Design shuzizhong, start of the top module:
module shuzizhong(
    input wire clk1,         
    input wire reset,        
    input wire ah1,          
    input wire am1,          
    input wire alarm1,       
    input wire en,           
    input wire naozhong,     
    output wire [0:6] shi,       
    output wire [0:6] ge,        
    output wire [0:6] min_shi,   
    output wire [0:6] min_ge,    
    output wire [0:6] sec_shi,   
    output wire [0:6] sec_ge,    
    output wire daodian,     
    output wire audio        
);
    wire tick;               
    wire [7:0] bb, miao1, fen1, shi1, nao_fen, nao_shi, set1;
    wire cout10, cout_miao, cout_fen, ring;
    wire [7:0] y_shi, y_fen, y_miao;
    wire [9:0] out, fen, miao;
    fp10 a(.clk_in(clk1), .reset(reset), .tick(tick));
    reg ah_s, ah, am_s, am, alarm_s, alarm;
    always @(posedge clk1 or posedge reset) begin
        if (reset) begin
            ah_s <= 1; ah <= 1;
            am_s <= 1; am <= 1;
            alarm_s <= 0; alarm <= 0;
        end else if (tick) begin
            ah_s <= ah1; ah <= ah_s;
            am_s <= am1; am <= am_s;
            alarm_s <= alarm1; alarm <= alarm_s;
        end
    end
    wire ah_fall = tick && ah && ~ah_s;
    wire am_fall = tick && am && ~am_s;
    wire alarm_rise = tick && ~alarm && alarm_s;
    miao10 inst16(.clk(clk1), .reset(reset), .tick(tick), .cout(cout10), .qout(bb));
    miao inst20(.qout(miao1), .reset(reset), .clk(clk1), .tick(tick), .cin(cout10),
                .secin1(bb), .cout(cout_miao));
    fen inst24(.qout(fen1), .am(am), .am_fall(am_fall), .reset(reset), .clk(clk1), .tick(tick),
               .cin(cout_miao), .cout(cout_fen), .nout(nao_fen), .secin(miao1), .secin1(bb),
  ...
Size in the first run: ~1800 cells after synthesis, ~160 flip-flops, ~51 I/O pins, ~0.015 sq mm of cells after synthesis.
==> flow/config.mk <==
export PLATFORM = sky130hd
export DESIGN_NAME = shuzizhong
export DESIGN_NICKNAME = shuzizhong
export VERILOG_FILES = /design/flow/design.v
export SDC_FILE = /design/flow/constraint.sdc
export NUM_CORES = 4
export LEC_CHECK = 0
export CAP_MARGIN = 10
export CELL_PAD_IN_SITES_DETAIL_PLACEMENT = 1
export CELL_PAD_IN_SITES_GLOBAL_PLACEMENT = 3
export CORE_ASPECT_RATIO = 0.67
export CORE_MARGIN = 2
export CORE_UTILIZATION = 17
export GPL_ROUTABILITY_DRIVEN = 0
export GPL_TIMING_DRIVEN = 1
export MIN_ROUTING_LAYER = met1
export SLEW_MARGIN = 20
export TNS_END_PERCENT = 5
==> flow/constraint.sdc <==
create_clock -name core_clock -period 12.0 [get_ports {clk1}]
set_input_delay 2.4000 -clock core_clock [delete_from_list [all_inputs] [get_ports {clk1}]]
set_output_delay 2.4000 -clock core_clock [all_outputs]
set_load 0.01 [all_outputs]
run.sh (not shown) runs the stock make flow with config.mk's settings and CLKGATE_MAP_FILE=.
The baseline ran to the end with violations: setup timing.
Edit:
Settings changed: ABC_AREA from default to 1, CAP_MARGIN 10 to 20, CELL_PAD_IN_SITES_DETAIL_PLACEMENT 1 to default, CELL_PAD_IN_SITES_GLOBAL_PLACEMENT 3 to default, CORE_ASPECT_RATIO 0.67 to default, CORE_UTILIZATION 17 to 70, GPL_ROUTABILITY_DRIVEN 0 to default, GPL_TIMING_DRIVEN 1 to default, MIN_ROUTING_LAYER met1 to default, TNS_END_PERCENT 5 to default.
Clock period 12.0 ns to 13.8 ns, I/O delays scaled along.
This time the run finished with timing, DRC and antenna clean; sequential power decreases by 12%; cell area came out lower by 20%; global-route usage rises by 20 points; clock skew stays flat; clock-buffer cell count fell by 1; power rises by 22%; routed wire length fell by 30%; worst setup slack is better by 3200 ps; fmax goes up by 11%; utilization increases by 54 points; via count shrinks by 0.86%.
Edit:
Settings changed: ABC_AREA 1 to default, CORE_UTILIZATION 70 to 60.
Clock period 13.8 ns to 13.2 ns, I/O delays scaled along.
This time the run completed and failed the layout checks on setup timing.
Hold slack improved by 10 ps.
Worst setup slack got worse by 1600 ps.
Clock skew barely changes.
Synthesized area drops by a few percent.
Global-route usage is lower by 1.4 points.
Die size rises by roughly a tenth.
Maximum frequency went down by a little under a tenth.
Power fell by a quarter to a third.
Edit:
Settings changed: ABC_AREA from default to 1, CORE_UTILIZATION 60 to 70, CTS_CLUSTER_DIAMETER from default to 201.
Clock period 13.2 ns to 10.7 ns, I/O delays scaled along.
The changed run produced a layout that fails on setup timing.
Final cell count climbs by 18%.
Total power grows by 74%.
Design area goes up by 3.4%.
Clock power went up by 21%.
Setup slack got worse by 700 ps.
Sequential power grows by 25%.
Count of clock-buffer cells in the layout stays the same.
Register-to-register slack got worse by 700 ps.
Area after synthesis grows by 3.1%.
Critical path depth grows by 1.
Edit:
Settings changed: CTS_CLUSTER_DIAMETER 201 to 195, CTS_CLUSTER_SIZE from default to 15.
The new run finished but failed the layout checks on setup timing.
Clock-buffer cell count is unchanged.
Via count stays the same.
Wire length stays the same.
Sequential power is about the same.
Synthesized area is unchanged.
Edit:
Settings changed: CTS_CLUSTER_DIAMETER 195 to 196, CTS_CLUSTER_SIZE 15 to 39, HOLD_SLACK_MARGIN from default to 0.3, SETUP_SLACK_MARGIN from default to 2.52.
=> The new run died in clock tree synthesis; synthesized cell count is unchanged; die area does not change; area after synthesis is unchanged.
Power figures rest on the tool's default switching activity, not on a simulated workload.
